Design UART_FIFO, start of the top module:
module UART_FIFO(
    input clk,
    input reset,
    input [7:0] data_in,
    input data_valid,
    output [7:0] data_out
    );
==> flow/config.mk <==
export PLATFORM = sky130hd
export DESIGN_NAME = UART_FIFO
export DESIGN_NICKNAME = UART_FIFO
export VERILOG_FILES = /design/flow/design.v
export SDC_FILE = /design/flow/constraint.sdc
export NUM_CORES = 4
export LEC_CHECK = 0
export ABC_AREA = 1
export CAP_MARGIN = 20
export CORE_ASPECT_RATIO = 1.45
export CORE_MARGIN = 2
export CORE_UTILIZATION = 72
export CTS_CLUSTER_DIAMETER = 363
export CTS_CLUSTER_SIZE = 10
export PLACE_DENSITY = 0.42
export SETUP_SLACK_MARGIN = 1.02
export SLEW_MARGIN = 35
==> flow/constraint.sdc <==
create_clock -name core_clock -period 3.43 [get_ports {clk}]
set_input_delay 0.6860 -clock core_clock [delete_from_list [all_inputs] [get_ports {clk}]]
set_output_delay 0.6860 -clock core_clock [all_outputs]
set_load 0.01 [all_outputs]
run.sh (not shown) runs the stock make flow with config.mk's settings and CLKGATE_MAP_FILE=.
The first run passed the timing, DRC and antenna checks.
Rerun with:
Settings changed: ABC_AREA 1 to default, CORE_ASPECT_RATIO 1.45 to default, CTS_CLUSTER_DIAMETER 363 to 25, CTS_CLUSTER_SIZE 10 to default, PLACE_DENSITY 0.42 to 0.35, SLEW_MARGIN 35 to 20.
=>
- The new run completed without violations
- cell area rises by 8.5%
- power rises by 52%
- cell count falls by 29%
- wire length falls by 0.45%
- setup slack degrades by 0.16 ns
Rerun with:
Settings changed: CTS_CLUSTER_DIAMETER 25 to default, PLACE_DENSITY 0.35 to default, PLACE_DENSITY_LB_ADDON from default to 0.0.
Outcome:
- The new run went through all stages and came out clean
- non-clock buffer count decreases by 20
- cell count decreases by about 6%
- maximum frequency came out higher by about 3%
Rerun with:
Settings changed: ABC_AREA from default to 1, CTS_CLUSTER_SIZE from default to 80, PLACE_DENSITY_LB_ADDON 0.0 to 0.19, SETUP_SLACK_MARGIN 1.02 to 1.01.
Outcome: The changed run passed the timing, DRC and antenna checks; cell area rose by 3.5%; global-route usage rose by 4.9 points; count of clock-buffer cells in the layout rose by 1; final cell count rose by 50%; power fell by 4.0%; worst hold slack gets better by 0.069 ns; flip-flop count does not change; clock skew rose by 0.0033 ns.

## run 1
Starting RTL as in the previous note.
==> flow/config.mk <==
export PLATFORM = sky130hd
export DESIGN_NAME = UART_FIFO
export DESIGN_NICKNAME = UART_FIFO
export VERILOG_FILES = /design/flow/design.v
export SDC_FILE = /design/flow/constraint.sdc
export NUM_CORES = 4
export LEC_CHECK = 0
export CAP_MARGIN = 20
export CORE_ASPECT_RATIO = 0.93
export CORE_MARGIN = 2
export CORE_UTILIZATION = 72
export CTS_CLUSTER_DIAMETER = 29
export CTS_CLUSTER_SIZE = 10
export HOLD_SLACK_MARGIN = 0.29
export PLACE_DENSITY_LB_ADDON = 0.2
export SETUP_SLACK_MARGIN = 1.02
export SLEW_MARGIN = 20
==> flow/constraint.sdc <==
create_clock -name core_clock -period 3.43 [get_ports {clk}]
set_input_delay 0.6860 -clock core_clock [delete_from_list [all_inputs] [get_ports {clk}]]
set_output_delay 0.6860 -clock core_clock [all_outputs]
set_load 0.01 [all_outputs]
Input-level comparison between run 2 and run 1:
- removing HOLD_SLACK_MARGIN (formerly 0.29)
- removing PLACE_DENSITY_LB_ADDON (formerly 0.2)
- removing CTS_CLUSTER_SIZE (formerly 10)
- removing CTS_CLUSTER_DIAMETER (formerly 29)
- changing SETUP_SLACK_MARGIN from 1.02 to -0.24
- setting ABC_AREA to 1 for the first time
- removing CORE_ASPECT_RATIO (formerly 0.93)
[summary]
Final cell count ends up higher on run 2. Compared to run 1, run 2 shows a wider setup margin. Of run 2 and run 1, it is run 2 that has the lower clock period minus worst slack. The run showing the greater first-iteration DRC count is run 1. [compare] base=run 1 new=run 2: power density over cell area has decreased, upper clock frequency limit +about 2.2%, sequential share of layout area moved up, non-clock buffer count decreased by 50 relative to the old numbers.
diff inputs: run 2 => run 3
- PLACE_DENSITY_LB_ADDON newly set to 0.09
- ABC_AREA removed (was 1)
- SETUP_SLACK_MARGIN changed from -0.24 to 1.02
- CTS_CLUSTER_DIAMETER newly set to 91
- CORE_UTILIZATION changed from 72 to 71
## What came out
On synthesized netlist net count, the lower figure sits with run 3, not run 2. Of run 3 and run 2, run 2 shows the lower synthesized-area fraction occupied by adder cells, with run 3 above it. [run 3] sequential cell area fraction in the yosys report rose 3.1 points relative to run 2. Combinational cell fraction of total power delta for run 3 relative to run 2: 4.6 points higher. When run 3 is measured against run 2, its synthesized-area fraction occupied by and/or/nand/nor cells turns out 27 points lower. The cell with the largest stage delay on the worst path comes out sky130_fd_sc_hd__a21oi_2 in one run and sky130_fd_sc_hd__nor2_1 in the other, namely in run 3 and run 2 respectively.
The inputs of run 4 differ from those of run 3 as listed below.
- clearing CTS_CLUSTER_DIAMETER, which used to be 91
- swapping 1.02 for 1.01 in SETUP_SLACK_MARGIN
- putting ABC_AREA at 1 where nothing was set
- swapping 0.09 for 0.19 in PLACE_DENSITY_LB_ADDON
- swapping 71 for 72 in CORE_UTILIZATION
- putting CTS_CLUSTER_SIZE at 79 where nothing was set
### Flow results
Run 4: flow completed, timing, DRC and antenna clean
Run 4 against run 3: cell count along the critical path now sits higher; clock-pin transition on the worst setup and hold timing paths closely matched the old numbers; yosys-reported design area after synthesis higher; synthesized area per cell dropped about 35%.

Starting RTL as in the previous note.
Settings: LEC_CHECK=0, ABC_AREA=1, CAP_MARGIN=20, CORE_ASPECT_RATIO=1.45, CORE_MARGIN=2, CORE_UTILIZATION=72, CTS_CLUSTER_DIAMETER=363, CTS_CLUSTER_SIZE=16, SETUP_SLACK_MARGIN=1.02, SLEW_MARGIN=35; clock period 3.5 ns.
The starting point completed without violations.
Then changed:
Settings changed: ABC_AREA 1 to unset, CORE_ASPECT_RATIO 1.45 to unset, CORE_UTILIZATION 72 to 40, CTS_CLUSTER_DIAMETER 363 to unset, CTS_CLUSTER_SIZE 16 to unset, SETUP_SLACK_MARGIN 1.02 to unset, SLEW_MARGIN 35 to 20.
Clock period 3.5 ns to 6.18 ns, I/O delays scaled along.
What happened: The new run ran to the end with no violations. Setup slack improved by 1900 ps. Non-clock buffer count shrinks by 18. Global-route usage goes down by 22 points. Sequential cell count does not change.
Then changed:
Settings changed: ABC_AREA set to 1, CORE_UTILIZATION 40 to 72, CTS_CLUSTER_SIZE set to 72, SETUP_SLACK_MARGIN set to -0.11.
Clock period 6.18 ns to 3.43 ns, I/O delays scaled along.
Effect:
- setup slack got worse by 2200 ps
- power climbs by 69%
- cell area is higher by 3.0%
- worst hold slack is worse by 32 ps
- via count increases by 45%
- flip-flop count stays the same
- global-route usage came out higher by 19 points
- non-clock buffer count grows by 10
Then changed:
Settings changed: ABC_AREA 1 to unset, CORE_ASPECT_RATIO set to 0.9, CTS_CLUSTER_DIAMETER set to 29, CTS_CLUSTER_SIZE 72 to 49, PLACE_DENSITY_LB_ADDON set to 0.0, SETUP_SLACK_MARGIN -0.11 to 1.02.
The new run went through all stages and came out clean.
Clock-buffer cell count grows by 40.
Final cell count came out lower by 30%.
Sequential share of layout area goes down by 2.5 points.
Hold slack gains 30 ps.
Power rose by 37%.
Global-route usage shrinks by 1.4 points.
Setup slack is better by 85 ps.
Synthesized cell count shrinks by 39%.
Final area increases by 6.0%.
Routed wire length went up by 3.0%.
Non-clock buffer count is higher by 34.

north:
UART_FIFO again, from the RTL that the note above started with.
Settings: LEC_CHECK=0, ABC_AREA=1, CAP_MARGIN=20, CORE_ASPECT_RATIO=0.89, CORE_MARGIN=2, CORE_UTILIZATION=72, CTS_CLUSTER_DIAMETER=95, CTS_CLUSTER_SIZE=15, GPL_ROUTABILITY_DRIVEN=0, GPL_TIMING_DRIVEN=1, PLACE_DENSITY_LB_ADDON=0.05, SETUP_SLACK_MARGIN=0.64, SLEW_MARGIN=20; clock period 9.6 ns.
north | stages: all done | timing, DRC, antenna: all pass
Edits applied to the flow inputs when going from north to south:
- removing PLACE_DENSITY_LB_ADDON (formerly 0.05)
- removing GPL_ROUTABILITY_DRIVEN (formerly 0)
- removing ABC_AREA (formerly 1)
- removing CORE_ASPECT_RATIO (formerly 0.89)
- removing CTS_CLUSTER_DIAMETER (formerly 95)
- removing CTS_CLUSTER_SIZE (formerly 15)
- removing GPL_TIMING_DRIVEN (formerly 1)
- changing SETUP_SLACK_MARGIN from 0.64 to 1.01
- changing the clock period (ns, I/O delays scaled along) from 9.6 to 3.43
Notes after the runs:
- Comparing south and north, final clock period utilization by the worst path is lower on north.
- As of south, synthesized area had fallen by a few percent compared to north.
- Non-clock inverter instance count of the final layout came out lower on south than on north.
- south: global routing met1 resource utilization 11 points below north
- Cell count after placement (lower): south
- south ended with more area added between synthesis and finish than north.
- north has a higher leakage power than south.
- Compared with north, south shows clock-cell share of area higher by 2.2 points.
- Max vertical die dimension across south and north: south
For east, these inputs were changed with respect to south:
- an added HOLD_SLACK_MARGIN of 0.29
- an added CTS_CLUSTER_SIZE of 94
- a change of SETUP_SLACK_MARGIN from 1.01 to -0.24
- an added PLACE_DENSITY_LB_ADDON of 0.2
- an added ABC_AREA of 1
Summary of east over south: post-layout utilization of the core shows a reduction of 4.4 points, power of the combinational group down 26%, clock network area share about even. On clock network fraction of total power: east sits above south. east against south: final design area excluding fillers rose about 1.1%, cell leakage power rose 0.0020 uW, smallest setup slack after layout fell 170 ps. east ended up with dfrtp_1 as its critical-path cell with the highest stage delay; south ended up with ha_2.
diff inputs: east => west
- a change of CTS_CLUSTER_SIZE from 94 to 86
## What came out
The final layout from west, which completed every stage, passed the timing, DRC and antenna checks at the end of the flow. west and east ended up with roughly the same buffer share of cell area. Changes observed in west relative to east: worst setup slack before clock tree synthesis was more or less identical, global-route track usage on met2 was more or less identical. Post-layout worst setup margin of east is on par with west. Comparing east against west, there is no change at all in number of hold violations in the final report.
diff inputs: west => middle
- GPL_ROUTABILITY_DRIVEN: unset -> 0
- HOLD_SLACK_MARGIN: 0.29 -> unset
- SETUP_SLACK_MARGIN: -0.24 -> 1.01
- CTS_CLUSTER_SIZE: 86 -> 72
- PLACE_DENSITY_LB_ADDON: 0.2 -> unset
--- outcome ---
Side by side, core utilization turned out higher in middle than in west. [middle] combinational gate area rose 0.96% relative to west. [diff] time the worst path needs with I/O delays and setup, middle relative to west: improvement. Changes observed in middle relative to west: total wirelength of the detailed-routed design up 1.5%, number of antenna diodes flat, setup slack up 130 ps, total power consumption of the routed design up about 4%. Looking at routed wire length on met2, middle sits 1.9% higher than west does.
Power figures rest on the tool's default switching activity, not on a simulated workload.
